## hopselection
module hopselection(
clk_6M, rstz, p_033us,
regi_isMaster,
ps_pagerespTO,
fk_page,
scancase,
m_half_tslot_p,
connsnewslave, connsnewmaster,
txbit_period, rxbit_period,
fkset_p,   
psackfhs, pagetxfhs, pagetmp, pagerxackfhs ,
corre_threshold,
psrxfhs_succ_p,
psrxfhs,
pstxid,
m_tslot_p, ms_tslot_p,
ps_N_incr_p,
pageAB_2Npage_count, 
Atrain,
regi_interlace_offset, regi_page_k_nudge,
regi_AFH_mode,
regi_AFH_N, regi_AFH_channel_map,
ps, gips, is, giis, page, inquiry, mpr, spr, ir, conns,
prs_clock_frozen, prm_clock_frozen,
CLK, CLKE, CLKN, BD_ADDR,
counter_isFHS,
fk,
fk_chg_p, fk_chg_p_ff,
fk_pstxid
);
input clk_6M, rstz, p_033us;
input regi_isMaster;
input ps_pagerespTO;
input fk_page;
input scancase;
input m_half_tslot_p;
input connsnewslave, connsnewmaster;
input txbit_period, rxbit_period;
input fkset_p;   
input psackfhs, pagetxfhs, pagetmp, pagerxackfhs ;
input corre_threshold;
wire [5:0] counter_clkN1;
wire [5:0] counter_clkE1;
input psrxfhs_succ_p;
input psrxfhs;
input pstxid;
input m_tslot_p, ms_tslot_p;
input ps_N_incr_p;
input [3:0] pageAB_2Npage_count;
input Atrain;
input [4:0] regi_interlace_offset, regi_page_k_nudge;
input regi_AFH_mode;
input [6:0] regi_AFH_N;
input [79:0] regi_AFH_channel_map;
input ps, gips, is, giis, page, inquiry, mpr, spr, ir, conns;
input prs_clock_frozen, prm_clock_frozen;
input [27:0] CLK, CLKE, CLKN, BD_ADDR;
input [4:0] counter_isFHS;
output [6:0] fk;
output fk_chg_p, fk_chg_p_ff;
output fk_pstxid;
wire [4:0] Xprm, Xir, Xprs;
wire [4:0] X;
wire Y1;
wire [5:0] Y2;
wire [4:0] A;
wire [3:0] B;
wire [4:0] C;
wire [8:0] D;
wire [6:0] E, F, Fprime;
wire fk_connsnewslave, fk_connsnewmaster;
wire fk_conns = conns | fk_connsnewslave | fk_connsnewmaster;
  ...
Size: roughly 2,000 cells after synthesis, about 270 I/O pins.
clock: 39.2 ns
lec_check: 0
cap_margin: 20
cell_pad_in_sites_detail_placement: 0
core_margin: 6
core_utilization: 28
gpl_routability_driven: 1
max_routing_layer: met5
place_density_lb_addon: 0.12
slew_margin: 20
run.sh (not shown) runs the stock make flow with config.mk's settings and CLKGATE_MAP_FILE=.
The starting point finished with timing, DRC and antenna clean.
==> next run, changes <==
CELL_PAD_IN_SITES_DETAIL_PLACEMENT = unset   (was 0)
CORE_MARGIN = 2   (was 6)
CORE_UTILIZATION = 69   (was 28)
CTS_CLUSTER_SIZE = 14   (was unset)
GPL_ROUTABILITY_DRIVEN = unset   (was 1)
MAX_ROUTING_LAYER = unset   (was met5)
PLACE_DENSITY_LB_ADDON = unset   (was 0.12)
clock period = 13.9 ns   (was 39.2 ns; I/O delays follow)
Now the flow did not get past global routing. Die area went down by 61%. Synthesized area is unchanged. Synthesized cell count does not change.

* * *

hopselection again, from the RTL that the note above started with.
clock: 25.0 ns
lec_check: 0
abc_area: 0
cap_margin: 35
cell_pad_in_sites_detail_placement: 1
core_margin: 2
core_utilization: 59
gpl_routability_driven: 1
max_routing_layer: met4
place_density: 0.6
slew_margin: 25
tns_end_percent: 100
The first run did not get past 5_1_grt, error GRT-0232.
Rerun with:
==> flow/config.mk (replaced) <==
export PLATFORM = sky130hd
export DESIGN_NAME = hopselection
export DESIGN_NICKNAME = hopselection
export VERILOG_FILES = /design/flow/design.v
export SDC_FILE = /design/flow/constraint.sdc
export NUM_CORES = 4
export LEC_CHECK = 0
export CAP_MARGIN = 20
export CORE_MARGIN = 2
export CORE_UTILIZATION = 40
export CTS_CLUSTER_SIZE = 83
export PLACE_DENSITY = 0.85
export SLEW_MARGIN = 20
=> The changed run produced a clean layout; synthesized cell count is unchanged; area after synthesis stays the same; die size rose by well over a third.
Rerun with:
--- a/flow/config.mk
+++ b/flow/config.mk
@@ -8,6 +8,11 @@
 export CAP_MARGIN = 20
-export CORE_MARGIN = 2
+export CELL_PAD_IN_SITES_GLOBAL_PLACEMENT = 3
+export CORE_ASPECT_RATIO = 0.5
+export CORE_MARGIN = 9
 export CORE_UTILIZATION = 40
-export CTS_CLUSTER_SIZE = 83
-export PLACE_DENSITY = 0.85
+export CTS_CLUSTER_DIAMETER = 270
+export CTS_CLUSTER_SIZE = 45
+export PLACE_DENSITY_LB_ADDON = 0.3
+export SETUP_SLACK_MARGIN = -1.01
 export SLEW_MARGIN = 20
+export TNS_END_PERCENT = 15
The new run passed the timing, design-rule and antenna checks.
Final area is about the same.
Power is lower by 0.34%.
Via count went down by 6.3%.
Flip-flop count stays the same.
Worst hold slack got worse by 0.0057 ns.
Utilization climbs by 0.53 points.
Clock power fell by about 2%.
Worst setup slack gains 0.23 ns.
Rerun with:
==> flow/config.mk (replaced) <==
export PLATFORM = sky130hd
export DESIGN_NAME = hopselection
export DESIGN_NICKNAME = hopselection
export VERILOG_FILES = /design/flow/design.v
export SDC_FILE = /design/flow/constraint.sdc
export NUM_CORES = 4
export LEC_CHECK = 0
export CAP_MARGIN = 20
export CORE_MARGIN = 7
export CORE_UTILIZATION = 45
export CTS_CLUSTER_DIAMETER = 328
export CTS_CLUSTER_SIZE = 100
export PLACE_DENSITY = 0.35
export SLEW_MARGIN = 20
Result:
- The new run ran to the end with no violations
- clock skew rises by 0.0051 ns
- design area hardly moves
- wire length rises by about 0.7%
- power falls by about 0.36%
- register-to-register slack got worse by 0.08 ns
- count of clock-buffer cells in the layout rises by 1
- combinational power is about the same
- die area falls by about 14%
- global-route usage rises by 3.4 points
- hold slack is about the same

* * *

== harbor ==
hopselection again, from the RTL that the note above started with.
// hopselection
module hopselection(
clk_6M, rstz, p_033us,
regi_isMaster,
ps_pagerespTO,
fk_page,
scancase,
m_half_tslot_p,
connsnewslave, connsnewmaster,
txbit_period, rxbit_period,
fkset_p,   
psackfhs, pagetxfhs, pagetmp, pagerxackfhs ,
corre_threshold,
psrxfhs_succ_p,
psrxfhs,
pstxid,
m_tslot_p, ms_tslot_p,
ps_N_incr_p,
pageAB_2Npage_count, 
Atrain,
regi_interlace_offset, regi_page_k_nudge,
regi_AFH_mode,
regi_AFH_N, regi_AFH_channel_map,
ps, gips, is, giis, page, inquiry, mpr, spr, ir, conns,
prs_clock_frozen, prm_clock_frozen,
CLK, CLKE, CLKN, BD_ADDR,
counter_isFHS,
fk,
fk_chg_p, fk_chg_p_ff,
fk_pstxid
);
input clk_6M, rstz, p_033us;
input regi_isMaster;
input ps_pagerespTO;
input fk_page;
input scancase;
input m_half_tslot_p;
input connsnewslave, connsnewmaster;
input txbit_period, rxbit_period;
input fkset_p;   
input psackfhs, pagetxfhs, pagetmp, pagerxackfhs ;
input corre_threshold;
wire [5:0] counter_clkN1;
wire [5:0] counter_clkE1;
input psrxfhs_succ_p;
input psrxfhs;
input pstxid;
input m_tslot_p, ms_tslot_p;
input ps_N_incr_p;
input [3:0] pageAB_2Npage_count;
input Atrain;
input [4:0] regi_interlace_offset, regi_page_k_nudge;
input regi_AFH_mode;
input [6:0] regi_AFH_N;
input [79:0] regi_AFH_channel_map;
input ps, gips, is, giis, page, inquiry, mpr, spr, ir, conns;
input prs_clock_frozen, prm_clock_frozen;
input [27:0] CLK, CLKE, CLKN, BD_ADDR;
input [4:0] counter_isFHS;
output [6:0] fk;
output fk_chg_p, fk_chg_p_ff;
output fk_pstxid;
wire [4:0] Xprm, Xir, Xprs;
wire [4:0] X;
wire Y1;
wire [5:0] Y2;
wire [4:0] A;
wire [3:0] B;
wire [4:0] C;
wire [8:0] D;
wire [6:0] E, F, Fprime;
wire fk_connsnewslave, fk_connsnewmaster;
wire fk_conns = conns | fk_connsnewslave | fk_connsnewmaster;
wire [27:0] fk_CLK = fk_conns ? CLK + 1'b1 : CLK;
wire [27:0] fk_CLKE = CLKE + 1'b1;
wire [27:0] fk_CLKN = CLKN + 1'b1;
hopctrlwd hopctrlwd_u(
.clk_6M               (clk_6M               ), 
.rstz                 (rstz                 ), 
  ...
clock: 25.0 ns
lec_check: 0
abc_area: 0
cap_margin: 25
core_margin: 2
core_utilization: 70
gpl_routability_driven: 1
hold_slack_margin: 0.19
max_routing_layer: met4
place_density: 0.6
slew_margin: 25
tns_end_percent: 100
--- input diff harbor..sierra ---
- changing TNS_END_PERCENT from 100 to 15
- removing ABC_AREA (formerly 0)
- removing MAX_ROUTING_LAYER (formerly met4)
- setting CTS_CLUSTER_SIZE to 45 for the first time
- changing CAP_MARGIN from 25 to 20
- changing SLEW_MARGIN from 25 to 20
- setting CTS_CLUSTER_DIAMETER to 270 for the first time
- setting SETUP_SLACK_MARGIN to -1.01 for the first time
- removing GPL_ROUTABILITY_DRIVEN (formerly 1)
- removing HOLD_SLACK_MARGIN (formerly 0.19)
- setting CORE_ASPECT_RATIO to 0.5 for the first time
- changing CORE_UTILIZATION from 70 to 40
[summary]
In terms of non-clock inverter instance count of the final layout, sierra and harbor differ only marginally.
Looking only at global routing usage summed across all routing layers, and setting everything else aside, the higher value of harbor and sierra goes to harbor.
Status: logic area parity (sierra, harbor)
Sequential share of layout area, harbor and sierra: smaller value in sierra
The die of sierra is larger than the one used in harbor.
Between sierra and harbor, the number of nets at the end of the flow does not differ in any meaningful way.
Relative to harbor, final wirelength has decreased by about 4% in sierra.
The register clock-pin slew on the reported worst setup and hold paths of harbor and that of sierra are within noise of each other.
Relative to sierra, the following input files were edited for tundra:
- SETUP_SLACK_MARGIN changed from -1.01 to -1.11
- PLACE_DENSITY removed (was 0.6)
- TNS_END_PERCENT removed (was 15)
- CORE_UTILIZATION changed from 40 to 45
- CTS_CLUSTER_SIZE changed from 45 to 100
- PLACE_DENSITY_LB_ADDON newly set to 0.3
- CORE_ASPECT_RATIO removed (was 0.5)
- CTS_CLUSTER_DIAMETER changed from 270 to 328
--- outcome ---
From sierra to tundra the numbers moved as follows: critical path depth up 1; sequential share of cell area was more or less identical; smallest hold slack roughly the same; clock buffer count in the final layout went up by 4; via count went up about 2%. Sort sierra and tundra by fmax, ascending, and sierra comes first. tundra vs sierra on part of the power in combinational logic: tundra is the lower one.
Power figures rest on the tool's default switching activity, not on a simulated workload.
